$ cat design/flow/run.sh
#!/bin/bash
# the make line also repeats each setting of config.mk as NAME=value (left out here)
make -C /OpenROAD-flow-scripts/flow DESIGN_CONFIG=/design/flow/config.mk WORK_HOME=/design/flow/orfs CLKGATE_MAP_FILE= finish
$ cat design/flow/config.mk
export PLATFORM = sky130hd
export DESIGN_NAME = ARM
export DESIGN_NICKNAME = ARM
export VERILOG_FILES = /design/flow/design.v
export SDC_FILE = /design/flow/constraint.sdc
export NUM_CORES = 4
export LEC_CHECK = 0
export ABC_AREA = 1
export CAP_MARGIN = 20
export CORE_ASPECT_RATIO = 0.68
export CORE_MARGIN = 2
export CORE_UTILIZATION = 68
export CTS_CLUSTER_DIAMETER = 323
export CTS_CLUSTER_SIZE = 34
export GPL_ROUTABILITY_DRIVEN = 1
export PLACE_DENSITY = 0.93
export SETUP_SLACK_MARGIN = -0.33
export SLEW_MARGIN = 25
export TNS_END_PERCENT = 35
$ cat design/flow/constraint.sdc
create_clock -name core_clock -period 3.5 [get_ports {clk}]
set_input_delay 0.7000 -clock core_clock [delete_from_list [all_inputs] [get_ports {clk}]]
set_output_delay 0.7000 -clock core_clock [all_outputs]
set_load 0.01 [all_outputs]
$ cat design/flow/design.v
module pc_module(
    input [31:0] pc_in,
    input freeze,
    input clk,
    input rst,
    output reg [31:0] pc_out
);
always @(posedge clk, posedge rst) begin
    if (rst == 1) begin
        pc_out <= 0;
    end
    else if(freeze == 1) begin
        pc_out <= pc_out;
    end
    else begin
        pc_out <= pc_in;
    end
end
endmodule 
module adder(
    input [31:0] a,
    input [31:0] b,
    input rst,
    output [31:0] result
);
assign result = rst ? 32'b0: a+b;
endmodule  
module multiplexer(
    input [31:0] a,
    input [31:0] b,
    input select,
    output [31:0] out
);
assign out = select ? b : a;
endmodule  
module instruction_fetch(
    input clk,
    input rst,
    input freeze,
    input branch_taken,
    input [31:0] branch_adr,
    output [31:0] pc_out,
    output [31:0] imem_addr,
    input [31:0] imem_data,
    output [31:0] instruction 
);
wire [31:0] pc_wire;
wire [31:0] mux_out;
wire [31:0] pc_out_wire;
pc_module pcm(.pc_in    (mux_out),.freeze   (freeze && !branch_taken),.clk   (clk),.rst  (rst),.pc_out   (pc_wire));
multiplexer mux(.a  (pc_out_wire),.b    (branch_adr),.select    (branch_taken),.out     (mux_out));
adder adder(.a     (pc_wire),.b    (32'd4), .rst     (rst), .result    (pc_out_wire));
assign imem_addr = pc_wire;
assign instruction = rst ? 32'b0 : imem_data;
assign pc_out = rst ? 32'b0 : pc_out_wire;
endmodule
module instruction_fetch_register(
    input clk,
    input rst,
    input freeze,
    input flush,
    input [31:0] pc_in,
    input [31:0] instruction_in,
    output reg [31:0] pc,
    output reg [31:0] instruction
);
always@(posedge clk, posedge rst) begin
    if (rst) begin
        pc <= 32'b0;
        instruction <= 32'b0;			
    end else if (flush) begin
        pc <= 32'b0;
        instruction <= 32'b0;			
    end
    else if(freeze == 1'b0) begin
        pc <= pc_in;
        instruction <= instruction_in;
    end else begin
        pc <= pc;
        instruction <= instruction;
    end
end
endmodule  
module control_unit (
  input [1:0] mode,
  input [3:0] opcode,
  input s,
  output [3:0] execute_command,
  output mem_read, mem_write,
  output wb_enable,
  output b,
  output update_state
);
  assign update_state = s && mode == 2'b00;
  assign b = (opcode[3] == 1'b0 && mode == 2'b10) ? 1'b1 : 1'b0;
  assign wb_enable = ((mode == 2'b00 && (opcode == 4'b1101 || opcode == 4'b1111 || opcode == 4'b0100 || opcode == 4'b0101 || opcode == 4'b0010 || opcode == 4'b0110 || opcode == 4'b0000 || opcode == 4'b1100 || opcode == 4'b0001)) || (opcode == 4'b0100 && s == 1'b1 && mode == 2'b01)) ? 1'b1 : 0;
  assign mem_read = (opcode == 4'b0100 && mode == 2'b01 && s == 1'b1 ) ? 1 : 0;
  assign mem_write = (opcode == 4'b0100 && mode == 2'b01 && s == 1'b0 ) ? 1 : 0;
  assign execute_command = (opcode == 4'b1101 ? 4'b0001 : (opcode == 4'b1111 ? 4'b1001 : (opcode == 4'b0100 ? 4'b0010 :
   (opcode == 4'b0101 ? 4'b0011 : (opcode == 4'b0010 ? 4'b0100 : (opcode == 4'b0110 ?  4'b0101 : (opcode == 4'b0000 ? 4'b0110 : (opcode == 4'b1100 ? 4'b0111 :
   (opcode == 4'b0001 ? 4'b1000 : (opcode == 4'b1010 ? 4'b0100 : (opcode == 4'b1101 ? 4'b0110 : (opcode == 4'b1000 ? 4'b0110 : 4'b0))))))))))));
endmodule
module condition_check (
    input[3:0] condition,
    input[3:0] condState,
    output check
);
    assign check = ((condition == 4'b0000 && condState[2] == 1'b1) || (condition == 4'b0001 && condState[2] == 1'b0) || (condition == 4'b0010 && condState[1] == 1'b1)
    || (condition == 4'b0011 && condState[1] == 1'b0) || (condition == 4'b0100 && condState[3] == 1'b1) || (condition == 4'b0101 && condState[3] == 1'b0) 
    || (condition == 4'b0110 && condState[0] == 1'b1) || (condition == 4'b0111 && condState[0] == 1'b0) || (condition == 4'b1000 && condState[1] == 1'b1 && condState[2] == 1'b0)
    || (condition == 4'b1001 && (condState[1] == 1'b0 || condState[2] == 1'b1)) || (condition == 4'b1010 && condState[3] == condState[0]) || (condition == 4'b1011 && condState[3] != condState[0]) 
    || (condition == 4'b1100 && condState[2] == 1'b0 && condState[3] == condState[0]) || (condition == 4'b1101 && (condState[2] == 1'b1 || condState[3] != condState[0])) || (condition == 4'b1110) || (condition == 4'b1111)) ? 1'b1 : 1'b0;
endmodule
module register_file ( 
  input clk, rst,
  input[3:0] src1, src2, dest_wb, 
  input[31:0] result_wb, 
  input write_back_enable,
  output [31:0] reg1, reg2
);
  reg[31:0] regs[15:0];
  assign reg1 = (write_back_enable && dest_wb == src1) ? result_wb : regs[src1];
  assign reg2 = (write_back_enable && dest_wb == src2) ? result_wb : regs[src2];
  integer i;
	always @(posedge clk, posedge rst) begin
		if (rst) begin
			for (i = 0; i < 16; i = i + 1) begin
				regs[i] <= i;
			end
		end
		else if (write_back_enable) begin 
			regs[dest_wb] <= result_wb;
		end
	end
endmodule
module instrcution_decode(
    input clk,
    input rst,
    input [31:0] instruction,
    input [31:0] result_wb,
    input write_back_enable,
    input [3:0] dest_wb,
    input hazard,
    input [3:0] sr,
    input [31:0] pc_in,
    output wb_en,
    output mem_r_en,
    output mem_w_en,
    output b,
    output s,
    output [3:0] exec_cmd,
    output [31:0] val_rn,
    output [31:0] val_rm,
    output imm,
    output [11:0] shift_operand,
    output [23:0] signed_imm_24,
    output [3:0] dest,
    output [3:0] src1,
    output [3:0] src2,
    output two_src,
    output [31:0] pc_out
);
assign shift_operand = instruction[11:0];
assign imm = instruction[25];
assign signed_imm_24 = instruction[23:0];
assign pc_out = pc_in;
assign dest = instruction[15:12];
wire check;
wire[3:0] exec_cmd_wire;
wire mem_r_en_wire;
wire mem_w_en_wire;
wire wb_en_wire;
wire b_wire;
wire s_wire;
assign two_src = !instruction[25] || mem_w_en_wire;
control_unit cu(
    .mode   (instruction[27:26]),
    .opcode (instruction[24:21]),
    .s  (instruction[20]),
    .execute_command    (exec_cmd_wire),
    .mem_read   (mem_r_en_wire),
    .mem_write  (mem_w_en_wire),
    .wb_enable  (wb_en_wire),
    .b  (b_wire),
    .update_state   (s_wire)
);
condition_check cc(
    .condition  (instruction[31:28]),
    .condState  (sr),
    .check  (check)
);
wire cond_or_hazard;
assign cond_or_hazard = hazard || !check;
assign s = !cond_or_hazard ? s_wire : 0;
assign b = !cond_or_hazard ? b_wire : 0;
assign wb_en = !cond_or_hazard ? wb_en_wire : 0;
assign mem_w_en = !cond_or_hazard ? mem_w_en_wire : 0;
assign mem_r_en = !cond_or_hazard ? mem_r_en_wire : 0;
wire [3:0] src2_wire;
assign exec_cmd = !cond_or_hazard ? exec_cmd_wire : 0;
assign src1 = instruction[19:16];
assign src2 = src2_wire;
assign src2_wire = mem_w_en_wire ? dest : instruction[3:0];
register_file rf(
    .clk   (clk),
    .rst   (rst),
    .src1  (instruction[19:16]),
    .src2  (src2_wire),
    .dest_wb   (dest_wb),
    .result_wb (result_wb),
    .write_back_enable (write_back_enable),
    .reg1  (val_rn),
    .reg2  (val_rm)
);
endmodule  
module instruction_decode_register(
    input clk,
    input rst,
    input flush,
    input wb_en_in,
    input mem_r_en_in,
    input mem_w_en_in,
    input b_in,
    input s_in,
    input [3:0] exe_cmd_in,
    input [31:0] pc_in,
    input [31:0] val_rn_in,
    input [31:0] val_rm_in,
    input imm_in,
    input [11:0] shift_operand_in,
    input [23:0] signed_imm_24_in,
    input [3:0] dest_in,
    input [3:0] sr_in,
    input [3:0] src1_in,
    input [3:0] src2_in,
    output reg wb_en,
    output reg mem_r_en,
    output reg mem_w_en,
    output reg b,
    output reg s,
    output reg [3:0] exe_cmd,
    output reg [31:0] pc,
    output reg [31:0] val_rn,
    output reg [31:0] val_rm,
    output reg imm,
    output reg [11:0] shift_operand,
    output reg [23:0] signed_imm_24,
    output reg [3:0] dest,
    output reg [3:0] sr_out,
    output reg [3:0] src1_out,
    output reg [3:0] src2_out
);
always@(posedge clk, posedge rst) begin
    if (rst) begin
        wb_en <= 0;
        mem_r_en <= 0;
        mem_w_en <= 0;
        b <= 0;
        s <= 0;
        exe_cmd <= 0;
        pc <= 0;
        val_rm <= 0;
        val_rn <= 0;
        imm <= 0;
        shift_operand <= 0;
        signed_imm_24 <= 0;
        dest <= 0;
        src1_out <= 0;
        src2_out <= 0;
        sr_out <= 0;
    end else if (flush) begin
        wb_en <= 0;
        mem_r_en <= 0;
        mem_w_en <= 0;
        b <= 0;
        s <= 0;
        exe_cmd <= 0;
        pc <= 0;
        val_rm <= 0;
        val_rn <= 0;
        imm <= 0;
        shift_operand <= 0;
        signed_imm_24 <= 0;
        dest <= 0;
        src1_out <= 0;
        src2_out <= 0;
        sr_out <= 0;
    end else begin
        wb_en <= wb_en_in;
        mem_r_en <= mem_r_en_in;
        mem_w_en <= mem_w_en_in;
        b <= b_in;
        s <= s_in;
        exe_cmd <= exe_cmd_in;
        pc <= pc_in;
        val_rm <= val_rm_in;
        val_rn <= val_rn_in;
        imm <= imm_in;
        shift_operand <= shift_operand_in;
        signed_imm_24 <= signed_imm_24_in;
        dest <= dest_in;
        src1_out <= src1_in;
        src2_out <= src2_in;
        sr_out <= sr_in;
    end
end
endmodule  
module alu(
    input[3:0] exec_command,
    input[31:0] in1,
    input[31:0] in2,
    input carry_in,
    output[31:0] result,
    output c,
    output n,
    output z,
    output v
);
    wire [32:0] result_extend;
    wire [32:0] in1_extend;
    wire [32:0] in2_extend;
    assign in1_extend = {in1[31],in1};
    assign in2_extend = {in2[31],in2};
    assign result_extend = exec_command == 4'b0001 ? in2_extend : (exec_command == 4'b1001 ? ~in2_extend : (exec_command == 4'b0010 ? (in2_extend + in1_extend) : 
    (exec_command == 4'b0011 ? (in1_extend + in2_extend + carry_in) : (exec_command == 4'b0100 ? (in1_extend - in2_extend) : (exec_command == 4'b0101 ? (in1_extend - in2_extend - 1) : 
    (exec_command == 4'b0110 ? (in1_extend & in2_extend) : (exec_command == 4'b0111 ? (in1_extend | in2_extend) : (exec_command == 4'b1000 ? (in2_extend ^ in1_extend) : 
    (in1_extend))))))))) ;
    assign result = result_extend[31:0];
    assign c = result_extend[32] == 1'b1 && result_extend[31] == 1'b0;
    assign n = result[31];
    assign z = (result == 0);
    assign v = ((exec_command == 4'b0010 || exec_command == 4'b0011) && in1[31] == in2[31] && in1[31] != result[31]) || ((exec_command == 4'b0100 || exec_command == 4'b0101) && in1[31] == ~in2[31] && in1[31] != result[31]);
endmodule  
module val2_gen(
    input[31:0] val_rm,
    input imm,
    input mem_en,
    input [11:0] shift_operand,
    output reg [31:0] result
);
wire [31:0] imm8 = {24'b0, shift_operand[7:0]};
wire [4:0] imm_rot = {shift_operand[11:8], 1'b0};
wire [4:0] sh_amt = shift_operand[11:7];
wire [63:0] imm_dbl = {imm8, imm8} >> imm_rot;
wire [63:0] rm_dbl = {val_rm, val_rm} >> sh_amt;
always @(*) begin
    if(mem_en == 1) begin
       result = {20'b0, shift_operand};
    end
    else if (imm == 1) begin
        result = imm_dbl[31:0];
    end else if(imm == 0 && shift_operand[4] == 0) begin
        case (shift_operand[6:5])
            2'b00: result = val_rm << sh_amt;
            2'b01: result = val_rm >> sh_amt;
            2'b10: result = val_rm >>> sh_amt;
            default: result = rm_dbl[31:0];
        endcase
    end else begin
        result = val_rm;
    end
end
endmodule
module status_register(
    input clk,
    input rst,
    input n,
    input z,
    input c,
    input v,
    input s,
    output [3:0] cond
);
reg[3:0] cond_reg;
always @(posedge clk, posedge rst) begin
    if(rst == 1'b1) begin
        cond_reg <= 4'b0;
    end else if (s == 1'b1) begin
        cond_reg <= {n,z,c,v};
    end
end
assign cond = s == 1'b1 ? {n,z,c,v} : cond_reg;
endmodule
module execution(
    input clk,
    input rst,
    input s,
    input [3:0] exec_cmd,
    input mem_r_en, mem_w_en,
    input [31:0] pc,
    input [31:0] val_rn,val_rm,
    input imm,
    input [11:0] shift_operand,
    input [23:0] signed_imm_24,
    input [3:0] sr,
    output[31:0] alu_result,br_addr,
    output[3:0] status,
    output[31:0] val_rm_out
);
wire[31:0] signed_imm_24_extended;
assign signed_imm_24_extended = {signed_imm_24[23],signed_imm_24[23],signed_imm_24[23],signed_imm_24[23],signed_imm_24[23],signed_imm_24[23],signed_imm_24[23],signed_imm_24[23],signed_imm_24};
assign br_addr = pc + (signed_imm_24_extended << 2);
wire mem_en;
wire c,n,z,v;
assign mem_en = mem_r_en | mem_w_en;
wire [31:0] mux_before_alu_out_wire;
wire[31:0] val2_gen_wire;
val2_gen val2_gen(
    .val_rm (val_rm_out),
    .imm    (imm),
    .mem_en (mem_en),
    .shift_operand  (shift_operand),
    .result (val2_gen_wire)
);
alu alu(
    .exec_command (exec_cmd),
    .in1    (mux_before_alu_out_wire),
    .in2    (val2_gen_wire),
    .carry_in   (sr[1]),
    .result (alu_result),
    .c  (c),
    .n  (n),
    .z  (z),
    .v  (v)
);
status_register sreg(
    .clk   (clk),
    .rst   (rst),
    .n (n),
    .z (z),
    .c (c),
    .v (v),
    .s (s),
    .cond  (status)
);
assign val_rm_out = val_rm;
assign mux_before_alu_out_wire = val_rn;
endmodule 
module execution_register(
    input clk,
    input rst,
    input wb_en_in,
    input mem_r_en_in,
    input mem_w_en_in,
    input [31:0] alu_result_in,
    input [31:0] st_val_in,
    input [3:0] dest_in,
    output reg wb_en,
    output reg mem_r_en,
    output reg mem_w_en,
    output reg [31:0] alu_result,
    output reg [31:0] st_val,
    output reg [3:0] dest
);
always @(posedge clk, posedge rst) begin
    if (rst) begin
        wb_en <= 0;
        mem_r_en <= 0;
        mem_w_en <= 0;
        alu_result <= 0;
        st_val <= 0;
        dest <= 0;
    end else begin
        wb_en <= wb_en_in;
        mem_r_en <= mem_r_en_in;
        mem_w_en <= mem_w_en_in;
        alu_result <= alu_result_in;
        st_val <= st_val_in;
        dest <= dest_in;
    end
end
endmodule  
module memory_register(
    input clk,
    input rst,
    input wb_en_in,
    input mem_r_en_in,
    input [31:0] alu_result_in,
    input [31:0] mem_read_value_in,
    input [3:0] dest_in,
    output reg [31:0] alu_result,
    output reg [31:0] mem_read_value,
    output reg [3:0] dest,
    output reg wb_en,
    output reg mem_r_en
);
always @(posedge clk, posedge rst) begin
    if (rst) begin
        alu_result <= 0;
        mem_read_value <= 0;
        dest <= 0;
        wb_en <= 0;
        mem_r_en <= 0;
    end else begin
        dest <= dest_in;
        mem_read_value <= mem_read_value_in;
        alu_result <= alu_result_in;
        wb_en <= wb_en_in;
        mem_r_en <= mem_r_en_in;
    end
end
endmodule  
module write_back(
    input [31:0] alu_result,
    input [31:0] mem_result,
    input mem_r_en,
    output [31:0] out
);
assign out = mem_r_en ? mem_result : alu_result;
endmodule  
module hazard_detection_unit_old(
    input [3:0] src1,
    input [3:0] src2,
    input [3:0] exe_dest,
    input exe_wb_en,
    input mem_wb_en,
    input two_src,
    input [3:0] mem_dest,
    output reg hazard_detected
);
always @(*) begin
    if(mem_wb_en && src1 == mem_dest) begin
        hazard_detected <= 1;
    end else if(exe_wb_en && src1 == exe_dest) begin
        hazard_detected <= 1;
    end else if(two_src && mem_wb_en && src2 == mem_dest) begin
        hazard_detected <= 1;
    end else if(two_src && exe_wb_en && src2 == exe_dest) begin
        hazard_detected <= 1;
    end else begin
        hazard_detected <= 0;
    end
end
endmodule  
module ARM(
    input clk,
    input rst,
    output [31:0] imem_addr,
    input [31:0] imem_data,
    output [31:0] dmem_addr,
    output [31:0] dmem_wdata,
    output dmem_we,
    input [31:0] dmem_rdata
);
wire hazard;
wire branch_taken;
wire [31:0] branch_adr;
wire [31:0] pc_if_out;
wire [31:0] instruction_if_out;
instruction_fetch inst_fetch(
	.clk	(clk),
	.rst	(rst),
	.freeze	(hazard),
	.branch_taken	(branch_taken),
	.branch_adr	(branch_adr),
	.pc_out	(pc_if_out),
	.imem_addr	(imem_addr),
	.imem_data	(imem_data),
	.instruction	(instruction_if_out)
);
wire [31:0] pc_if_reg_out;
wire [31:0] instruction_if_reg_out;
instruction_fetch_register inst_fetch_reg(
	.clk	(clk),
	.rst	(rst),
	.freeze	(hazard),
	.flush	(branch_taken),
	.pc_in(pc_if_out),
	.instruction_in	(instruction_if_out),
	.pc	(pc_if_reg_out),
	.instruction	(instruction_if_reg_out)
);
wire[31:0] result_wb;
wire write_back_enable;
wire [3:0] dest_wb;
wire [3:0] sr;
wire wb_en_id_out;
wire mem_r_en_id_out;
wire mem_w_en_id_out;
wire b_id_out;
wire s_id_out;
wire [3:0] exec_cmd_id_out;
wire [31:0] val_rn_id_out;
wire [31:0] val_rm_id_out;
wire imm_id_out;
wire [11:0] shift_operand_id_out;
wire [23:0] signed_imm_24_id_out;
wire [3:0] dest_id_out;
wire [3:0] src1_id_out;
wire [3:0] src2_id_out;
wire two_src_id_out;
wire [31:0] pc_id_out;
instrcution_decode inst_decode(
	.clk	(clk),
	.rst	(rst),
	.instruction	(instruction_if_reg_out),
	.result_wb	(result_wb),
	.write_back_enable	(write_back_enable),
	.dest_wb	(dest_wb),
	.hazard	(hazard),
	.sr	(sr),
	.pc_in	(pc_if_reg_out),
	.wb_en	(wb_en_id_out),
	.mem_r_en	(mem_r_en_id_out),
	.mem_w_en	(mem_w_en_id_out),
	.b	(b_id_out),
	.s	(s_id_out),
	.exec_cmd	(exec_cmd_id_out),
	.val_rn	(val_rn_id_out),
	.val_rm	(val_rm_id_out),
	.imm		(imm_id_out),
	.shift_operand	(shift_operand_id_out),
	.signed_imm_24	(signed_imm_24_id_out),
	.dest	(dest_id_out),
	.src1	(src1_id_out),
	.src2	(src2_id_out),
	.two_src	(two_src_id_out),
	.pc_out	(pc_id_out)
);
wire wb_en_id_reg_out;
wire mem_r_en_id_reg_out;
wire mem_w_en_id_reg_out;
wire b_id_reg_out;
wire s_id_reg_out;
wire [3:0] exe_cmd_id_reg_out;
wire [31:0] pc_id_reg_out;
wire [31:0] val_rn_id_reg_out;
wire [31:0] val_rm_id_reg_out;
wire imm_id_reg_out;
wire [11:0] shift_operand_id_reg_out;
wire [23:0] signed_imm_24_id_reg_out;
wire [3:0] dest_id_reg_out;
wire [3:0] sr_id_reg_out;
wire [3:0] src1_id_reg_out;
wire [3:0] src2_id_reg_out;
instruction_decode_register inst_decode_reg(
	.clk	(clk),
	.rst	(rst),
	.flush	(branch_taken),
	.wb_en_in	(wb_en_id_out),
	.mem_r_en_in	(mem_r_en_id_out),
	.mem_w_en_in	(mem_w_en_id_out),
	.b_in	(b_id_out),
	.s_in	(s_id_out),
	.exe_cmd_in	(exec_cmd_id_out),
	.pc_in	(pc_id_out),
	.val_rn_in	(val_rn_id_out),
	.val_rm_in	(val_rm_id_out),
	.imm_in	(imm_id_out),
	.shift_operand_in	(shift_operand_id_out),
	.signed_imm_24_in	(signed_imm_24_id_out),
	.dest_in	(dest_id_out),
	.sr_in	(sr),
	.src1_in	(src1_id_out),
	.src2_in	(src2_id_out),
	.wb_en	(wb_en_id_reg_out),
	.mem_r_en	(mem_r_en_id_reg_out),
	.mem_w_en	(mem_w_en_id_reg_out),
	.b (branch_taken),
	.s (s_id_reg_out),
	.exe_cmd	(exe_cmd_id_reg_out),
	.pc	(pc_id_reg_out),
	.val_rn	(val_rn_id_reg_out),
	.val_rm	(val_rm_id_reg_out),
	.imm	(imm_id_reg_out),
	.shift_operand	(shift_operand_id_reg_out),
	.signed_imm_24	(signed_imm_24_id_reg_out),
	.dest	(dest_id_reg_out),
	.sr_out	(sr_id_reg_out),
	.src1_out	(src1_id_reg_out),
	.src2_out	(src2_id_reg_out)
);
wire [31:0] alu_result_exe_reg_out;
wire [31:0] alu_result_exe_out;
wire [31:0] val_rm_exe_out;
execution exe(
	.clk	(clk),
	.rst 	(rst),
	.s	(s_id_reg_out),
	.exec_cmd	(exe_cmd_id_reg_out),
	.mem_r_en	(mem_r_en_id_reg_out),
	.mem_w_en	(mem_w_en_id_reg_out),
	.pc	(pc_id_reg_out),
	.val_rn	(val_rn_id_reg_out),
	.val_rm	(val_rm_id_reg_out),
	.imm	(imm_id_reg_out),
	.shift_operand	(shift_operand_id_reg_out),
	.signed_imm_24	(signed_imm_24_id_reg_out),
	.sr	(sr_id_reg_out),
	.alu_result	(alu_result_exe_out),
	.br_addr	(branch_adr),
	.status	(sr),
	.val_rm_out	(val_rm_exe_out)
);
wire wb_en_exe_reg_out;
wire mem_r_en_exe_reg_out;
wire mem_w_en_exe_reg_out;
wire [3:0] dest_exe_reg_out;
wire [31:0] val_rm_exe_reg_out;
execution_register exe_reg(
	.clk	(clk),
	.rst	(rst),
	.wb_en_in	(wb_en_id_reg_out),
	.mem_r_en_in	(mem_r_en_id_reg_out),
	.mem_w_en_in	(mem_w_en_id_reg_out),
	.alu_result_in	(alu_result_exe_out),
	.st_val_in	(val_rm_exe_out),
	.dest_in	(dest_id_reg_out),
	.wb_en	(wb_en_exe_reg_out),
	.mem_r_en	(mem_r_en_exe_reg_out),
	.mem_w_en	(mem_w_en_exe_reg_out),
	.alu_result	(alu_result_exe_reg_out),
	.st_val	(val_rm_exe_reg_out),
	.dest	(dest_exe_reg_out)
);
wire [31:0] mem_result_out;
assign dmem_addr = alu_result_exe_reg_out;
assign dmem_wdata = val_rm_exe_reg_out;
assign dmem_we = mem_w_en_exe_reg_out;
assign mem_result_out = mem_r_en_exe_reg_out ? dmem_rdata : 32'b0;
wire [31:0] alu_result_mem_reg_out;
wire [31:0] mem_read_val_mem_reg_out;
wire mem_r_en_mem_reg_out;
memory_register mem_reg(
	.clk	(clk),
	.rst	(rst),
	.wb_en_in	(wb_en_exe_reg_out),
	.mem_r_en_in	(mem_r_en_exe_reg_out),
	.alu_result_in	(alu_result_exe_reg_out),
	.mem_read_value_in	(mem_result_out),
	.dest_in	(dest_exe_reg_out),
	.alu_result	(alu_result_mem_reg_out),
	.mem_read_value	(mem_read_val_mem_reg_out),
	.dest	(dest_wb),
	.wb_en	(write_back_enable),
	.mem_r_en	(mem_r_en_mem_reg_out)
);
write_back wb(
	.alu_result	(alu_result_mem_reg_out),
	.mem_result	(mem_read_val_mem_reg_out),
	.mem_r_en	(mem_r_en_mem_reg_out),
	.out	(result_wb)
);
hazard_detection_unit_old hdu(
	.src1	(src1_id_out),
	.src2	(src2_id_out),
	.exe_dest	(dest_id_reg_out),
	.exe_wb_en	(wb_en_id_reg_out),
	.mem_wb_en	(wb_en_exe_reg_out),
	.two_src	(two_src_id_out),
	.mem_dest	(dest_exe_reg_out),
	.hazard_detected	(hazard)
);
endmodule  
==> results of run 1 <==
-- per-layer routing --
layer / GRT overflow / global-route usage [%]
met5: 16 / 58.22
met4: 125 / 72.90
met3: 62 / 74.20
met2: 194 / 89.46
met1: 65 / 84.09
-- what timing repair did --
action / 4_1_cts
pin swaps: 171
cloned: 2
buffers inserted: 85
endpoints found under the setup margin: 63
resized: 626
hold buffers: 0
-- through the flow --
stage | setup slack [ns] | utilization, % | hold WS (ns)
global placement | -3.181 | 80.25 | 0.3635
floorplan | -9.399 | - | 0.3543
detailed placement | -3.475 | 80.25 | 0.3629
CTS | -2.714 | 84.92 | 0.3929
==> results.yml, run 1 <==
# implementation run metrics
status:
  status: "stopped before the end"
  flow.stopped_at: "global routing (5_1_grt)"
  firstError: "[ERROR GRT-0116] Global routing finished with congestion. Check the congestion regions in the DRC Viewer."
placed_design:
  gp_congestion: 1.369
  dpl.hpwl_um: 184600
  placed_cell_area_um2: 67770
  dpl.cell_count: 10050
  port_buffers: 162
synthesis:
  synth.logic.top_family: "simple AND/OR/NAND/NOR gates"
  synth.most_common_cell: "nand2_1"
  yosysWarnings: 10
  mux_share_pct: 2.211
  ys_seq_share_pct: 38.61
  synth_cells: 8143
  area_leaders: "dfrtp_1 37%, nand2_1 13%, inv_1 7.5%"
  ys_cells: 8143
  synth_cell_types: 71
  syn-num-nets: 8341
  syn_avg_cell_area_um2: 7.088
  netlist.area_leader.share_pct: 37.16
  async_flop_share_pct: 100.0
  synthTopCellsByCount: "2066 x nand2_1, 1150 x inv_1, 857 x dfrtp_1"
  netlist_area_um2: 57720
  ys.flops: 889
  ys_sh_aoi_pct: 19.24
  synth_area_leader_cell: "dfrtp_1"
  synth_adder_area_share_pct: 2.901
  xor_area_share_pct: 0.5745
  edf_count: 0
  synth_top_flop_cell: "dfrtp_1"
  yosys_area_um2: 57720
  simple_gate_area_share_pct: 25.29
floorplanning:
  fp_util_pct: 68.34
  fp.dieH_um: 244.2
  fp.dieW_um: 357.3
  core.rowCount: 88
  core_um2: 84450
  num_io_pins: 163
  dieArea_um2: 87270
clocking:
  cts_root_buf: "clkbuf_16"
  cts.sinks: 889
  cts.path.max_buffers: 3
  htree_levels: 1
  cts_buffers: 30
global_route:
  grt_use_total_pct: 81.22
  grt-ovfl-total: 462
==> inputs of run 2 (changes only) <==
- CORE_ASPECT_RATIO: 0.68 -> default
- CORE_UTILIZATION: 68 -> 67
- CTS_CLUSTER_SIZE: 34 -> 53
- SETUP_SLACK_MARGIN: -0.33 -> 0.84
- clock period: 3.5 -> 3.51 ns (I/O delays scaled with it)
==> results.yml, run 2 <==
# implementation run metrics
synthesis:
  mux_share_pct: 2.211
  xor_area_share_pct: 0.5745
  synth_top_flop_cell: "dfrtp_1"
  syn_avg_cell_area_um2: 7.088
  synth_adder_area_share_pct: 2.901
  netlist.area_leader.share_pct: 37.16
  yosys_area_um2: 57720
  edf_count: 0
  area_leaders: "dfrtp_1 37%, nand2_1 13%, inv_1 7.5%"
  synth.logic.top_family: "simple AND/OR/NAND/NOR gates"
  synth_area_leader_cell: "dfrtp_1"
  yosysWarnings: 10
  synth_cells: 8143
  synthTopCellsByCount: "2066 x nand2_1, 1150 x inv_1, 857 x dfrtp_1"
  netlist_area_um2: 57720
  simple_gate_area_share_pct: 25.29
  ys_cells: 8143
  synth.most_common_cell: "nand2_1"
  async_flop_share_pct: 100.0
  ys.flops: 889
  syn-num-nets: 8341
  ys_seq_share_pct: 38.61
  ys_sh_aoi_pct: 19.24
  synth_cell_types: 71
status:
  firstError: "[ERROR GRT-0116] Global routing finished with congestion. Check the congestion regions in the DRC Viewer."
  flow.stopped_at: "global routing (5_1_grt)"
  status: "stopped before the end"
placed_design:
  dpl.hpwl_um: 184100
  gp_congestion: 1.289
  dpl.cell_count: 10100
  port_buffers: 162
floorplanning:
  core_um2: 85280
  dieArea_um2: 88510
  num_io_pins: 163
  fp_util_pct: 67.68
  core.rowCount: 107
  fp.dieH_um: 297.5
  fp.dieW_um: 297.5
global_route:
  grt_use_total_pct: 87.83
  grt-ovfl-total: 1282
clocking:
  cts_buffers: 20
  cts.sinks: 889
  cts.path.max_buffers: 3
  cts_root_buf: "clkbuf_16"
  htree_levels: 1
  hold_buffers: 0
[run 2: per-stage QoR]
step / area (um2) / hold WS (ns) / setup WS (ns)
2_1_floorplan: 57720 / 0.3543 / -9.391
3_3_place_gp: 68030 / 0.3614 / -3.390
3_5_place_dp: 68030 / 0.3728 / -3.735
4_1_cts: 72630 / 0.4195 / -2.807
[run 2: repair_timing]
| item | CTS |
|---|---|
| cloned | 6 |
| setup buffers | 152 |
| gates resized | 737 |
| pin swaps | 209 |
| endpoints found under the setup margin | 207 |
[run 2: layer usage]
metal	GRT usage (%)	overflow
met3	82.08	133
met4	84.58	343
met1	86.41	136
met2	96.76	654
met5	73.76	16
==> inputs of run 3 (changes only) <==
- ABC_AREA: 1 -> default
- CAP_MARGIN: 20 -> 25
- CORE_ASPECT_RATIO: default -> 1.71
- CORE_MARGIN: 2 -> 3
- CORE_UTILIZATION: 67 -> 38
- CTS_CLUSTER_DIAMETER: 323 -> 59
- CTS_CLUSTER_SIZE: 53 -> default
- GPL_ROUTABILITY_DRIVEN: 1 -> default
- GPL_TIMING_DRIVEN: default -> 0
- PLACE_DENSITY: 0.93 -> default
- SETUP_SLACK_MARGIN: 0.84 -> 0.36
- SLEW_MARGIN: 25 -> 20
- TNS_END_PERCENT: 35 -> 30
- clock period: 3.51 -> 11.0 ns (I/O delays scaled with it)
==> results.yml, run 3 <==
# implementation run metrics
setup_path:
  cp_max_fo: 10
  worst_r2r_path_depth: 33
  cp_common_cell: "buf_2"
  max_stage_delay_ns: 0.55
  critPathKind: "flip-flop to flip-flop"
  critPathBufInv: 10
  path_depth: 33
  crit_slowest_cell: "o211ai_1"
  cp_top_family: "AND-OR/OR-AND gates"
  worstSetupEndpointType: "flip-flop"
  endpoint: "inst_decode_reg.exe_cmd[7]"
  worstReg2RegStart: "inst_decode_reg.shift_operand[10]"
  critPathArrivalTime_ns: 11.27
  rr_endpoint: "inst_decode_reg.exe_cmd[7]"
  ff2ff_setup_slack_ns: 0.38
  cp-startpoint: "inst_decode_reg.shift_operand[10]"
  critPathRequiredTime_ns: 11.65
  critPathLaunchType: "flip-flop"
synthesis:
  netlist.area_leader.share_pct: 38.19
  ys_sh_aoi_pct: 25.76
  simple_gate_area_share_pct: 16.80
  synth.most_common_cell: "dfrtp_1"
  netlist_area_um2: 56160
  yosys_area_um2: 56160
  synth_top_flop_cell: "dfrtp_1"
  synth_cells: 6320
  ys.flops: 889
  synth.logic.top_family: "AND-OR/OR-AND gates"
  syn-num-nets: 6518
  ys_seq_share_pct: 39.68
  async_flop_share_pct: 100.0
  edf_count: 0
  mux_share_pct: 7.707
  area_leaders: "dfrtp_1 38%, a21oi_1 5.5%, nor2_1 4.7%"
  synth_adder_area_share_pct: 2.981
  synth_area_leader_cell: "dfrtp_1"
  syn_avg_cell_area_um2: 8.886
  xor_area_share_pct: 1.869
  ys_cells: 6320
  yosysWarnings: 10
  synth_cell_types: 124
  synthTopCellsByCount: "857 x dfrtp_1, 705 x nor2_1, 615 x a21oi_1"
floorplanning:
  fp.dieH_um: 508.7
  fp.dieW_um: 300.0
  fp_util_pct: 38.44
  num_io_pins: 163
  dieArea_um2: 152600
  core_um2: 146100
  core.rowCount: 183
placed_design:
  dpl.cell_count: 8525
  dpl.hpwl_um: 285500
  gp_congestion: 1.105
  port_buffers: 162
  placed_cell_area_um2: 62220
clocking:
  clkLatencyLatePin_ns: 0.79
  cts.sinks: 889
  cts.path.max_buffers: 3
  cts_root_buf: "clkbuf_16"
  cts_tree: "done"
  htree_levels: 3
  cts_buffers: 92
  hold_buffers: 0
  clkSlewWorstSetupHoldPaths_ns: 0.06
job:
  maxCapViolations: 0
  log.warning_count: 72
finish:
  final_cell_area_um2: 66260
  nNetsFinal: 6899
  fill_cells: 14480
  area_delta_synth_final_pct: 17.99
  stdcell_count: 8752
timing:
  worst_pin_slew_ns: 1.203
  layout_min_cycle_time_ns: 10.62
  setup_viol: 0
  rsz0062_at_grt: "false"
  min_period_over_period_pct: 96.54
  max-slew-margin-rel_pct: 19.82
  finalHoldViolations: 0
  fmax_ghz: 0.09417
  hold_ws_ns: 0.3750
  skew_ns: 0.08229
  final_max_slew_viol_count: 0
global_route:
  grt_pass1_wl_um: 503400
  antenna_found_initial: 57
  grt-ovfl-total: 0
  grt_use_total_pct: 48.12
  grt_pass1_vias: 58820
  grt_start_max_net_pins: 36
detailed_routing:
  antenna_left: 0
  wl_per_cell_um: 43.07
  first_pass_iters: 8
  drt_iter0_markers: 8469
  vias: 61490
  vias_per_cell: 7.026
  drt-total-wl_um: 376900
  drc: 0
status:
  status: "timing/DRC/antenna clean"
hold_path:
  min_to: "mem_reg.alu_result[20]"
  hold_depth: 0
  min_path_type: "flip-flop to flip-flop"
  hp-start: "exe_reg.alu_result[20]"
## run 3: what timing repair did
item / in CTS / in global routing
endpoints found under the hold margin: 0 / 0
pin swaps: 5 / 12
setup buffers: 5 / 12
endpoints found under the setup margin: 19 / 14
gates resized: 65 / 53
## run 3: area by class of cell
cell class	instances	area, um2	share of cell area [%]
diodes	33	82.58	0.1246
multi-input cells	4758	31740	47.90
plain buffers	525	2535	3.826
clock buffers	120	2537	3.829
well taps	1942	2430	3.667
repair buffers	287	3388	5.113
inverters	148	559.3	0.8441
clock inverters	50	693.2	1.046
flip-flops and latches	889	22300	33.65
## run 3: metal layers
metal / track usage (%) / routed length [um] / vias up
met3: 14.60 / 39720 / 2064
met1: 50.11 / 120400 / 30150
met5: 0.4444 / 149 / -
met4: 49.78 / 50210 / 14
met2: 75.00 / 166400 / 4983
li1: - / - / 24280
## run 3: through the flow
stage	util [%]	worst slack (ns)	setup TNS (ns)
after floorplan	-	-5.596	-2923.91
after global placement	41.22	-12.16	-7857.12
after detailed placement	42.59	-1.965	-22.12
after CTS	45.03	0.3622	0
after global routing	45.31	0.3576	0
final	45.36	0.3806	0
==> inputs of run 4 (changes only) <==
- ABC_AREA: default -> 1
- CAP_MARGIN: 25 -> 20
- CORE_ASPECT_RATIO: 1.71 -> 0.68
- CORE_MARGIN: 3 -> 2
- CORE_UTILIZATION: 38 -> 65
- CTS_CLUSTER_DIAMETER: 59 -> 323
- CTS_CLUSTER_SIZE: default -> 53
- GPL_ROUTABILITY_DRIVEN: default -> 1
- GPL_TIMING_DRIVEN: 0 -> default
- MAX_ROUTING_LAYER: default -> met4
- PLACE_DENSITY: default -> 0.93
- SETUP_SLACK_MARGIN: 0.36 -> 0.84
- SLEW_MARGIN: 20 -> 35
- TNS_END_PERCENT: 30 -> 35
- clock period: 11.0 -> 3.5 ns (I/O delays scaled with it)
==> results.yml, run 4 <==
# implementation run metrics
status:
  status: "stopped before the end"
  flow.stopped_at: "global routing (5_1_grt)"
  firstError: "[ERROR GRT-0116] Global routing finished with congestion. Check the congestion regions in the DRC Viewer."
floorplanning:
  dieArea_um2: 91240
  fp.dieH_um: 249.7
  num_io_pins: 163
  fp_util_pct: 65.38
  core.rowCount: 90
  fp.dieW_um: 365.4
  core_um2: 88280
synthesis:
  yosysWarnings: 10
  syn_avg_cell_area_um2: 7.088
  ys_seq_share_pct: 38.61
  yosys_area_um2: 57720
  synth_adder_area_share_pct: 2.901
  netlist_area_um2: 57720
  synth_cells: 8143
  ys_sh_aoi_pct: 19.24
  synthTopCellsByCount: "2066 x nand2_1, 1150 x inv_1, 857 x dfrtp_1"
  ys_cells: 8143
  synth_top_flop_cell: "dfrtp_1"
  simple_gate_area_share_pct: 25.29
  syn-num-nets: 8341
  synth_area_leader_cell: "dfrtp_1"
  synth.most_common_cell: "nand2_1"
  async_flop_share_pct: 100.0
  synth.logic.top_family: "simple AND/OR/NAND/NOR gates"
  xor_area_share_pct: 0.5745
  mux_share_pct: 2.211
  synth_cell_types: 71
  netlist.area_leader.share_pct: 37.16
  ys.flops: 889
  area_leaders: "dfrtp_1 37%, nand2_1 13%, inv_1 7.5%"
  edf_count: 0
clocking:
  cts.sinks: 889
  cts.path.max_buffers: 3
  htree_levels: 1
  cts_buffers: 20
  cts_root_buf: "clkbuf_16"
placed_design:
  placed_cell_area_um2: 67940
  port_buffers: 162
  gp_congestion: 1.402
  dpl.hpwl_um: 189500
global_route:
  grt_use_total_pct: 80.15
  grt-ovfl-total: 537
run 4: metrics by stage:
| step | util (%) | worst slack (ns) | hold WS [ns] | std cells |
|---|---|---|---|---|
| floorplan | - | -9.399 | 0.3543 | 8143 |
| CTS | 81.27 | -2.635 | 0.4052 | 10240 |
| global placement | 76.92 | -3.228 | 0.3591 | 10120 |
| detailed placement | 76.96 | -3.565 | 0.3643 | 10120 |
run 4: what timing repair did:
action / CTS
cloned: 6
buffers inserted: 79
gates resized: 649
pin swaps: 155
endpoints found under the setup margin: 209
hold buffers: 0
run 4: per-layer routing:
| layer | GRT usage, % | overflow |
|---|---|---|
| met1 | 82.51 | 83 |
| met2 | 85.67 | 212 |
| met3 | 75.32 | 106 |
| met4 | 70.28 | 136 |
| met5 | - | - |
==> inputs of run 5 (changes only) <==
- ABC_AREA: 1 -> default
- CORE_ASPECT_RATIO: 0.68 -> default
- CORE_UTILIZATION: 65 -> 66
- CTS_CLUSTER_DIAMETER: 323 -> 29
- CTS_CLUSTER_SIZE: 53 -> default
- GPL_ROUTABILITY_DRIVEN: 1 -> default
- MAX_ROUTING_LAYER: met4 -> default
- PLACE_DENSITY: 0.93 -> default
- SETUP_SLACK_MARGIN: 0.84 -> 1.68
- SLEW_MARGIN: 35 -> 20
- TNS_END_PERCENT: 35 -> default
- clock period: 3.5 -> 9.77 ns (I/O delays scaled with it)
==> results.yml, run 5 <==
# implementation run metrics
status:
  status: "stopped before the end"
  flow.stopped_at: "global routing (5_1_grt)"
  firstError: "[ERROR GRT-0116] Global routing finished with congestion. Check the congestion regions in the DRC Viewer."
clocking:
  hold_buffers: 0
  cts_buffers: 162
  cts_root_buf: "clkbuf_16"
  cts.path.max_buffers: 3
  htree_levels: 4
  cts.sinks: 889
synthesis:
  ys_sh_aoi_pct: 25.76
  xor_area_share_pct: 1.869
  synth.most_common_cell: "dfrtp_1"
  simple_gate_area_share_pct: 16.80
  synth_adder_area_share_pct: 2.981
  async_flop_share_pct: 100.0
  synth.logic.top_family: "AND-OR/OR-AND gates"
  ys.flops: 889
  synth_cells: 6320
  mux_share_pct: 7.707
  edf_count: 0
  netlist.area_leader.share_pct: 38.19
  syn-num-nets: 6518
  netlist_area_um2: 56160
  ys_seq_share_pct: 39.68
  yosysWarnings: 10
  ys_cells: 6320
  yosys_area_um2: 56160
  synth_cell_types: 124
  area_leaders: "dfrtp_1 38%, a21oi_1 5.5%, nor2_1 4.7%"
  synthTopCellsByCount: "857 x dfrtp_1, 705 x nor2_1, 615 x a21oi_1"
  synth_top_flop_cell: "dfrtp_1"
  synth_area_leader_cell: "dfrtp_1"
  syn_avg_cell_area_um2: 8.886
floorplanning:
  core_um2: 83950
  num_io_pins: 163
  dieArea_um2: 87440
  core.rowCount: 106
  fp.dieW_um: 295.7
  fp_util_pct: 66.89
  fp.dieH_um: 295.7
placed_design:
  gp_congestion: 1.176
  pre_cts_ws_ns: 0.6006
  placed_cell_area_um2: 60470
  dpl.hpwl_um: 174200
  port_buffers: 162
global_route:
  grt-ovfl-total: 105
  grt_use_total_pct: 80.56
-- run 5: repair_timing --
action                     CTS
setup endpoints to repair   14
gates resized              299
pin swaps                   67
hold endpoints to repair     0
cloned                       2
setup buffers               59
-- run 5: metal layers --
layer,track usage [%],overflow
met5,42.85,0
met2,91.00,58
met3,71.46,4
met1,83.82,4
met4,73.31,39
-- run 5: stage by stage --
stage	std cells
2_1_floorplan	6320
3_3_place_gp	7499
3_5_place_dp	7499
4_1_cts	7864
==> inputs of run 6 (changes only) <==
- ABC_AREA: default -> 1
- CORE_UTILIZATION: 66 -> 71
- CTS_CLUSTER_DIAMETER: 29 -> 323
- CTS_CLUSTER_SIZE: default -> 19
- GPL_ROUTABILITY_DRIVEN: default -> 1
- HOLD_SLACK_MARGIN: default -> -0.08
- PLACE_DENSITY_LB_ADDON: default -> 0.28
- SETUP_SLACK_MARGIN: 1.68 -> default
- SLEW_MARGIN: 20 -> 25
- TNS_END_PERCENT: default -> 35
- clock period: 9.77 -> 6.13 ns (I/O delays scaled with it)
==> results.yml, run 6 <==
# implementation run metrics
status:
  status: "stopped before the end"
  flow.stopped_at: "global routing (5_1_grt)"
  firstError: "[ERROR GRT-0232] Routing congestion too high. Check the congestion heatmap in the GUI."
synthesis:
  yosysWarnings: 10
  simple_gate_area_share_pct: 25.29
  edf_count: 0
  ys_cells: 8143
  ys_seq_share_pct: 38.61
  area_leaders: "dfrtp_1 37%, nand2_1 13%, inv_1 7.5%"
  yosys_area_um2: 57720
  ys.flops: 889
  ys_sh_aoi_pct: 19.24
  synth_cells: 8143
  synth.logic.top_family: "simple AND/OR/NAND/NOR gates"
  xor_area_share_pct: 0.5745
  async_flop_share_pct: 100.0
  syn_avg_cell_area_um2: 7.088
  synth_adder_area_share_pct: 2.901
  synthTopCellsByCount: "2066 x nand2_1, 1150 x inv_1, 857 x dfrtp_1"
  syn-num-nets: 8341
  synth_top_flop_cell: "dfrtp_1"
  synth_cell_types: 71
  synth_area_leader_cell: "dfrtp_1"
  synth.most_common_cell: "nand2_1"
  mux_share_pct: 2.211
  netlist.area_leader.share_pct: 37.16
  netlist_area_um2: 57720
floorplanning:
  core.rowCount: 104
  num_io_pins: 163
  core_um2: 80550
  fp_util_pct: 71.66
  fp.dieH_um: 289.1
  dieArea_um2: 83590
  fp.dieW_um: 289.1
global_route:
  grt-ovfl-total: 308
  grt_use_total_pct: 85.09
placed_design:
  pre_cts_ws_ns: -1.010
  dpl.hpwl_um: 174800
  gp_congestion: 1.188
  port_buffers: 162
clocking:
  cts_buffers: 52
  cts.sinks: 889
  htree_levels: 2
  cts.path.max_buffers: 3
  cts_root_buf: "clkbuf_16"
## run 6: layer usage
metal,global-route usage (%),overflow
met5,49.15,4
met2,95.03,144
met3,77.04,20
met4,78.27,116
met1,87.83,24
## run 6: through the flow
step	cells	instance area [um2]	TNS (ns)
CTS	9925	69700	-0.6538
detailed placement	9782	65900	-14.23
global placement	9782	65900	-12.37
floorplan	8143	57720	-6374.13
## run 6: what timing repair did
action	CTS
buffers inserted	56
hold buffers	0
gates cloned	5
gates resized	460
pin swaps	126
endpoints found under the setup margin	17
==> inputs of run 7 (changes only) <==
- CORE_ASPECT_RATIO: default -> 0.68
- CORE_UTILIZATION: 71 -> 63
- CTS_CLUSTER_DIAMETER: 323 -> 362
- CTS_CLUSTER_SIZE: 19 -> 53
- HOLD_SLACK_MARGIN: -0.08 -> default
- MAX_ROUTING_LAYER: default -> met4
- PLACE_DENSITY: default -> 0.93
- PLACE_DENSITY_LB_ADDON: 0.28 -> default
- SETUP_SLACK_MARGIN: default -> 0.84
- clock period: 6.13 -> 3.5 ns (I/O delays scaled with it)
==> results.yml, run 7 <==
# implementation run metrics
floorplanning:
  core_um2: 90750
  num_io_pins: 163
  fp.dieW_um: 371.1
  fp_util_pct: 63.60
  fp.dieH_um: 253.6
  dieArea_um2: 94100
  core.rowCount: 91
global_route:
  grt_use_total_pct: 74.71
  grt-ovfl-total: 346
synthesis:
  yosysWarnings: 10
  ys_seq_share_pct: 38.61
  simple_gate_area_share_pct: 25.29
  xor_area_share_pct: 0.5745
  async_flop_share_pct: 100.0
  area_leaders: "dfrtp_1 37%, nand2_1 13%, inv_1 7.5%"
  mux_share_pct: 2.211
  yosys_area_um2: 57720
  synth.most_common_cell: "nand2_1"
  synth_cell_types: 71
  synth_cells: 8143
  synth.logic.top_family: "simple AND/OR/NAND/NOR gates"
  netlist.area_leader.share_pct: 37.16
  synth_adder_area_share_pct: 2.901
  synth_area_leader_cell: "dfrtp_1"
  ys_cells: 8143
  syn-num-nets: 8341
  synthTopCellsByCount: "2066 x nand2_1, 1150 x inv_1, 857 x dfrtp_1"
  syn_avg_cell_area_um2: 7.088
  ys_sh_aoi_pct: 19.24
  edf_count: 0
  netlist_area_um2: 57720
  ys.flops: 889
  synth_top_flop_cell: "dfrtp_1"
placed_design:
  placed_cell_area_um2: 68290
  gp_congestion: 1.380
  dpl.cell_count: 10180
  port_buffers: 162
  dpl.hpwl_um: 185400
clocking:
  cts_root_buf: "clkbuf_16"
  cts.sinks: 889
  cts_buffers: 20
  cts.path.max_buffers: 3
  hold_buffers: 0
  htree_levels: 1
status:
  firstError: "[ERROR GRT-0232] Routing congestion too high. Check the congestion heatmap in the GUI."
  status: "stopped before the end"
  flow.stopped_at: "global routing (5_1_grt)"
==> run 7: timing repair <==
action,CTS
setup endpoints to repair,204
gates resized,283
gates cloned,2
buffers inserted,19
pin swaps,48
hold endpoints to repair,0
==> run 7: metrics by stage <==
step / setup WS (ns) / utilization [%] / hold slack (ns) / TNS, ns
CTS: -2.843 / 77.32 / 0.3998 / -100.85
detailed placement: -3.305 / 75.26 / 0.3592 / -116.43
global placement: -2.936 / 75.26 / 0.3612 / -99.79
floorplan: -9.399 / - / 0.3543 / -8290.83
==> run 7: metal layers <==
metal  overflow  global-route usage, %
met3         68                  66.76
met5          -                      -
met4         97                  63.47
met1         41                  77.38
met2        140                  82.91
==> inputs of run 8 (changes only) <==
- ABC_AREA: 1 -> default
- CORE_ASPECT_RATIO: 0.68 -> default
- CORE_UTILIZATION: 63 -> 66
- CTS_CLUSTER_DIAMETER: 362 -> default
- CTS_CLUSTER_SIZE: 53 -> default
- GPL_ROUTABILITY_DRIVEN: 1 -> default
- HOLD_SLACK_MARGIN: default -> -0.08
- MAX_ROUTING_LAYER: met4 -> default
- PLACE_DENSITY: 0.93 -> default
- SETUP_SLACK_MARGIN: 0.84 -> 1.68
- SLEW_MARGIN: 25 -> 20
- TNS_END_PERCENT: 35 -> default
- clock period: 3.5 -> 8.72 ns (I/O delays scaled with it)
==> results.yml, run 8 <==
# implementation run metrics
floorplanning:
  dieArea_um2: 87440
  fp_util_pct: 66.89
  fp.dieW_um: 295.7
  core.rowCount: 106
  num_io_pins: 163
  core_um2: 83950
  fp.dieH_um: 295.7
synthesis:
  synth_cells: 6320
  synth_area_leader_cell: "dfrtp_1"
  synth.most_common_cell: "dfrtp_1"
  simple_gate_area_share_pct: 16.80
  synth_adder_area_share_pct: 2.981
  ys.flops: 889
  syn_avg_cell_area_um2: 8.886
  yosysWarnings: 10
  synth.logic.top_family: "AND-OR/OR-AND gates"
  synth_top_flop_cell: "dfrtp_1"
  synthTopCellsByCount: "857 x dfrtp_1, 705 x nor2_1, 615 x a21oi_1"
  edf_count: 0
  ys_cells: 6320
  ys_sh_aoi_pct: 25.76
  netlist_area_um2: 56160
  xor_area_share_pct: 1.869
  netlist.area_leader.share_pct: 38.19
  mux_share_pct: 7.707
  synth_cell_types: 124
  ys_seq_share_pct: 39.68
  syn-num-nets: 6518
  area_leaders: "dfrtp_1 38%, a21oi_1 5.5%, nor2_1 4.7%"
  yosys_area_um2: 56160
  async_flop_share_pct: 100.0
placed_design:
  port_buffers: 162
  dpl.cell_count: 7771
  gp_congestion: 1.197
  pre_cts_ws_ns: -0.0004521
  dpl.hpwl_um: 176500
clocking:
  cts_root_buf: "clkbuf_16"
  hold_buffers: 0
  cts_buffers: 89
  cts.path.max_buffers: 3
  htree_levels: 3
  cts.sinks: 889
status:
  status: "stopped before the end"
  firstError: "[ERROR GRT-0232] Routing congestion too high. Check the congestion heatmap in the GUI."
  flow.stopped_at: "global routing (5_1_grt)"
global_route:
  grt_use_total_pct: 79.44
  grt-ovfl-total: 117
==> run 8: through the flow <==
| stage | util, % | area, um2 |
|---|---|---|
| 2_1_floorplan | - | 56320 |
| 3_3_place_gp | 74.68 | 62690 |
| 3_5_place_dp | 74.68 | 62690 |
| 4_1_cts | 81.19 | 68160 |
==> run 8: timing repair <==
action	4_1_cts
resized	304
buffers inserted	78
pin swaps	95
hold endpoints to repair	0
gates cloned	6
setup endpoints to repair	22
==> run 8: metal layers <==
metal	GRT usage [%]	overflow
met1	82.81	6
met2	91.08	57
met3	68.30	4
met4	73.53	49
met5	38.30	1
==> inputs of run 9 (changes only) <==
- ABC_AREA: default -> 1
- CORE_ASPECT_RATIO: default -> 0.68
- CORE_UTILIZATION: 66 -> 58
- CTS_CLUSTER_DIAMETER: default -> 323
- CTS_CLUSTER_SIZE: default -> 53
- GPL_ROUTABILITY_DRIVEN: default -> 1
- HOLD_SLACK_MARGIN: -0.08 -> default
- PLACE_DENSITY: default -> 0.93
- SETUP_SLACK_MARGIN: 1.68 -> 0.84
- SLEW_MARGIN: 20 -> 25
- TNS_END_PERCENT: default -> 35
- clock period: 8.72 -> 3.5 ns (I/O delays scaled with it)
==> results.yml, run 9 <==
# implementation run metrics
synthesis:
  synth_cells: 8143
  syn-num-nets: 8341
  simple_gate_area_share_pct: 25.29
  ys_sh_aoi_pct: 19.24
  ys_seq_share_pct: 38.61
  synth_cell_types: 71
  edf_count: 0
  mux_share_pct: 2.211
  ys_cells: 8143
  synth_area_leader_cell: "dfrtp_1"
  async_flop_share_pct: 100.0
  area_leaders: "dfrtp_1 37%, nand2_1 13%, inv_1 7.5%"
  synth.logic.top_family: "simple AND/OR/NAND/NOR gates"
  ys.flops: 889
  yosys_area_um2: 57720
  netlist.area_leader.share_pct: 37.16
  xor_area_share_pct: 0.5745
  synth_top_flop_cell: "dfrtp_1"
  yosysWarnings: 10
  synth_adder_area_share_pct: 2.901
  syn_avg_cell_area_um2: 7.088
  synthTopCellsByCount: "2066 x nand2_1, 1150 x inv_1, 857 x dfrtp_1"
  synth.most_common_cell: "nand2_1"
  netlist_area_um2: 57720
clocking:
  cts.path.max_buffers: 3
  hold_buffers: 0
  cts.sinks: 889
  cts_buffers: 20
  htree_levels: 1
  cts_root_buf: "clkbuf_16"
floorplanning:
  fp.dieW_um: 386.5
  fp.dieH_um: 264.1
  core_um2: 98660
  dieArea_um2: 102100
  fp_util_pct: 58.50
  num_io_pins: 163
  core.rowCount: 95
placed_design:
  port_buffers: 162
  dpl.hpwl_um: 191300
  gp_congestion: 1.368
status:
  flow.stopped_at: "global routing (5_1_grt)"
  firstError: "[ERROR GRT-0116] Global routing finished with congestion. Check the congestion regions in the DRC Viewer."
  status: "stopped before the end"
global_route:
  grt-ovfl-total: 12
  grt_use_total_pct: 62.95
run 9: per-layer routing:
metal	GRT usage [%]	GRT overflow
met4	50.41	6
met1	66.50	0
met5	41.72	0
met3	55.51	4
met2	72.49	2
run 9: what timing repair did:
action	4_1_cts
pin swaps	87
resized	437
setup endpoints to repair	205
buffers inserted	37
gates cloned	2
run 9: metrics by stage:
stage / std cells / worst slack [ns] / cell area [um2] / TNS (ns)
2_1_floorplan: 8143 / -9.399 / 57720 / -8290.83
3_3_place_gp: 10290 / -3.484 / 68530 / -115.74
3_5_place_dp: 10290 / -3.735 / 68530 / -134.87
4_1_cts: 10370 / -2.918 / 71170 / -102.07
==> inputs of run 10 (changes only) <==
- ABC_AREA: 1 -> default
- CORE_ASPECT_RATIO: 0.68 -> default
- CORE_UTILIZATION: 58 -> 66
- CTS_CLUSTER_DIAMETER: 323 -> 45
- CTS_CLUSTER_SIZE: 53 -> 38
- GPL_ROUTABILITY_DRIVEN: 1 -> default
- PLACE_DENSITY: 0.93 -> default
- SETUP_SLACK_MARGIN: 0.84 -> default
- SLEW_MARGIN: 25 -> 20
- TNS_END_PERCENT: 35 -> default
- clock period: 3.5 -> 7.55 ns (I/O delays scaled with it)
==> results.yml, run 10 <==
# implementation run metrics
placed_design:
  dpl.hpwl_um: 177200
  port_buffers: 162
  pre_cts_ws_ns: -1.273
  gp_congestion: 1.203
synthesis:
  area_leaders: "dfrtp_1 38%, a21oi_1 5.5%, nor2_1 4.7%"
  yosys_area_um2: 56160
  ys_sh_aoi_pct: 25.76
  syn_avg_cell_area_um2: 8.886
  synth.logic.top_family: "AND-OR/OR-AND gates"
  async_flop_share_pct: 100.0
  synth_cells: 6320
  ys.flops: 889
  netlist.area_leader.share_pct: 38.19
  synth_area_leader_cell: "dfrtp_1"
  synth_cell_types: 124
  synth_top_flop_cell: "dfrtp_1"
  edf_count: 0
  yosysWarnings: 10
  synthTopCellsByCount: "857 x dfrtp_1, 705 x nor2_1, 615 x a21oi_1"
  synth.most_common_cell: "dfrtp_1"
  mux_share_pct: 7.707
  simple_gate_area_share_pct: 16.80
  ys_cells: 6320
  syn-num-nets: 6518
  xor_area_share_pct: 1.869
  netlist_area_um2: 56160
  ys_seq_share_pct: 39.68
  synth_adder_area_share_pct: 2.981
status:
  status: "stopped before the end"
  flow.stopped_at: "global routing (5_1_grt)"
  firstError: "[ERROR GRT-0232] Routing congestion too high. Check the congestion heatmap in the GUI."
floorplanning:
  fp.dieH_um: 295.7
  fp.dieW_um: 295.7
  num_io_pins: 163
  fp_util_pct: 66.89
  core_um2: 83950
  dieArea_um2: 87440
  core.rowCount: 106
global_route:
  grt_use_total_pct: 76.61
  grt-ovfl-total: 10
clocking:
  cts_buffers: 93
  cts.path.max_buffers: 3
  cts_root_buf: "clkbuf_16"
  htree_levels: 3
  hold_buffers: 0
  cts.sinks: 889
[run 10: timing repair]
action | CTS
setup endpoints to repair | 15
setup buffers | 87
endpoints found under the hold margin | 0
pin swaps | 102
gates cloned | 3
resized | 298
[run 10: metrics by stage]
step	utilization (%)	cells	hold WS [ns]	setup TNS, ns	area [um2]
after floorplan	-	6320	0.3519	-5378.15	56320
after global placement	78.15	8143	0.3578	-14.07	65610
after detailed placement	78.15	8143	0.3649	-16.08	65610
after CTS	84.77	8406	0.3758	-5.195	71160
[run 10: layer usage]
layer  overflow  global-route usage [%]
met1          0                   80.44
met2          3                   89.51
met3          1                   63.47
met4          6                   70.37
met5          0                   34.31
==> inputs of run 11 (changes only) <==
- CORE_UTILIZATION: 66 -> 40
- CTS_CLUSTER_DIAMETER: 45 -> default
- CTS_CLUSTER_SIZE: 38 -> default
- clock period: 7.55 -> 7.28 ns (I/O delays scaled with it)
==> results.yml, run 11 <==
# implementation run metrics
synthesis:
  yosys_area_um2: 56160
  netlist.area_leader.share_pct: 38.19
  netlist_area_um2: 56160
  xor_area_share_pct: 1.869
  edf_count: 0
  ys_sh_aoi_pct: 25.76
  area_leaders: "dfrtp_1 38%, a21oi_1 5.5%, nor2_1 4.7%"
  synth_area_leader_cell: "dfrtp_1"
  synth_cells: 6320
  synth_top_flop_cell: "dfrtp_1"
  async_flop_share_pct: 100.0
  ys_cells: 6320
  syn-num-nets: 6518
  synth_adder_area_share_pct: 2.981
  synthTopCellsByCount: "857 x dfrtp_1, 705 x nor2_1, 615 x a21oi_1"
  ys_seq_share_pct: 39.68
  yosysWarnings: 10
  ys.flops: 889
  synth.most_common_cell: "dfrtp_1"
  synth.logic.top_family: "AND-OR/OR-AND gates"
  syn_avg_cell_area_um2: 8.886
  mux_share_pct: 7.707
  simple_gate_area_share_pct: 16.80
  synth_cell_types: 124
setup_path:
  critPathArrivalTime_ns: 8.76
  cp_common_cell: "buf_4"
  worst_r2r_path_depth: 30
  critPathRequiredTime_ns: 7.95
  critPathLaunchType: "flip-flop"
  rr_endpoint: "inst_decode_reg.exe_cmd[2]"
  max_stage_delay_ns: 0.57
  worstReg2RegStart: "inst_decode_reg.shift_operand[7]"
  cp_max_fo: 12
  worstSetupEndpointType: "flip-flop"
  path_depth: 30
  cp_top_family: "simple AND/OR/NAND/NOR gates"
  crit_slowest_cell: "or4_1"
  endpoint: "inst_decode_reg.exe_cmd[2]"
  critPathKind: "flip-flop to flip-flop"
  critPathBufInv: 8
  ff2ff_setup_slack_ns: -0.80
  cp-startpoint: "inst_decode_reg.shift_operand[7]"
floorplanning:
  fp.dieH_um: 378.7
  num_io_pins: 163
  core_um2: 139400
  fp_util_pct: 40.30
  fp.dieW_um: 378.7
  dieArea_um2: 143400
  core.rowCount: 137
detailed_routing:
  drt-total-wl_um: 274800
  drc: 0
  drt_iter0_markers: 8370
  wl_per_cell_um: 29.67
  first_pass_iters: 6
  antenna_left: 0
  vias_per_cell: 6.379
  vias: 59070
global_route:
  use_met2_pct: 53.62
  grt_pass1_vias: 56910
  grtUsageMet3_pct: 10.01
  met1_usage_pct: 52.13
  grt_pass1_wl_um: 396300
  grt-busiest-layer: "met2"
  grt_start_max_net_pins: 163
  grt_use_total_pct: 37.60
  grt-ovfl-total: 0
  antenna_found_initial: 15
clocking:
  cts_buffers: 97
  cts_tree: "done"
  cts.sinks: 889
  htree_levels: 3
  clkSlewWorstSetupHoldPaths_ns: 0.06
  cts.path.max_buffers: 3
  cts_root_buf: "clkbuf_16"
  hold_buffers: 0
  clkLatencyLatePin_ns: 0.76
finish:
  nNetsFinal: 7495
  area_delta_synth_final_pct: 31.38
  stdcell_count: 9261
  fill_cells: 12740
placed_design:
  dpl.cell_count: 8962
  gp_congestion: 1.080
  dpl.hpwl_um: 190700
  port_buffers: 162
timing:
  worst_pin_slew_ns: 1.245
  layout_min_cycle_time_ns: 8.081
  fmax_ghz: 0.1237
  finalHoldViolations: 0
  rsz0062_at_grt: "true"
  final_max_slew_viol_count: 0
  setup_viol: 15
  fin_ws_ns: -0.8012
  hold_ws_ns: 0.3747
  skew_ns: 0.07844
  min_period_over_period_pct: 111.0
  max-slew-margin-rel_pct: 16.83
status:
  status: "complete, but fails checks"
  so_faults: "negative setup slack"
hold_path:
  min_path_type: "flip-flop to flip-flop"
  min_to: "mem_reg.alu_result[8]"
  hp-start: "exe_reg.alu_result[8]"
  hold_depth: 0
job:
  maxCapViolations: 0
  log.warning_count: 86
run 11: timing repair:
item,in CTS,in global routing
gates cloned,4,0
endpoints found under the setup margin,22,22
gates resized,295,151
setup buffers,79,25
pin swaps,113,38
run 11: area by class of cell:
cell class,instances,area (um2),share of cell area (%)
multi-input cells,4759,33430,45.31
flip-flops and latches,889,22320,30.25
repair buffers,1402,11690,15.84
clock buffers,135,2770,3.754
well taps,1876,2347,3.181
clock inverters,48,644.4,0.8733
inverters,148,565.5,0.7665
diodes,4,10.01,0.01357
run 11: through the flow:
stage	TNS (ns)	instance area [um2]	utilization, %	worst slack (ns)
global placement	-22.40	67240	48.25	-1.492
global route	-13.22	73770	52.94	-0.9770
floorplan	-5573.80	56320	-	-8.572
CTS	-8.677	72790	52.23	-0.6709
finish	-10.72	73780	52.94	-0.8012
detailed placement	-22.67	67310	48.30	-1.588
run 11: layer usage:
| metal | routed length (um) | part of all wire, % |
|---|---|---|
| met1 | 111800 | 41 |
| met2 | 112900 | 41 |
| met3 | 33240 | 12 |
| met4 | 16660 | 6.1 |
| met5 | 93 | 0.034 |
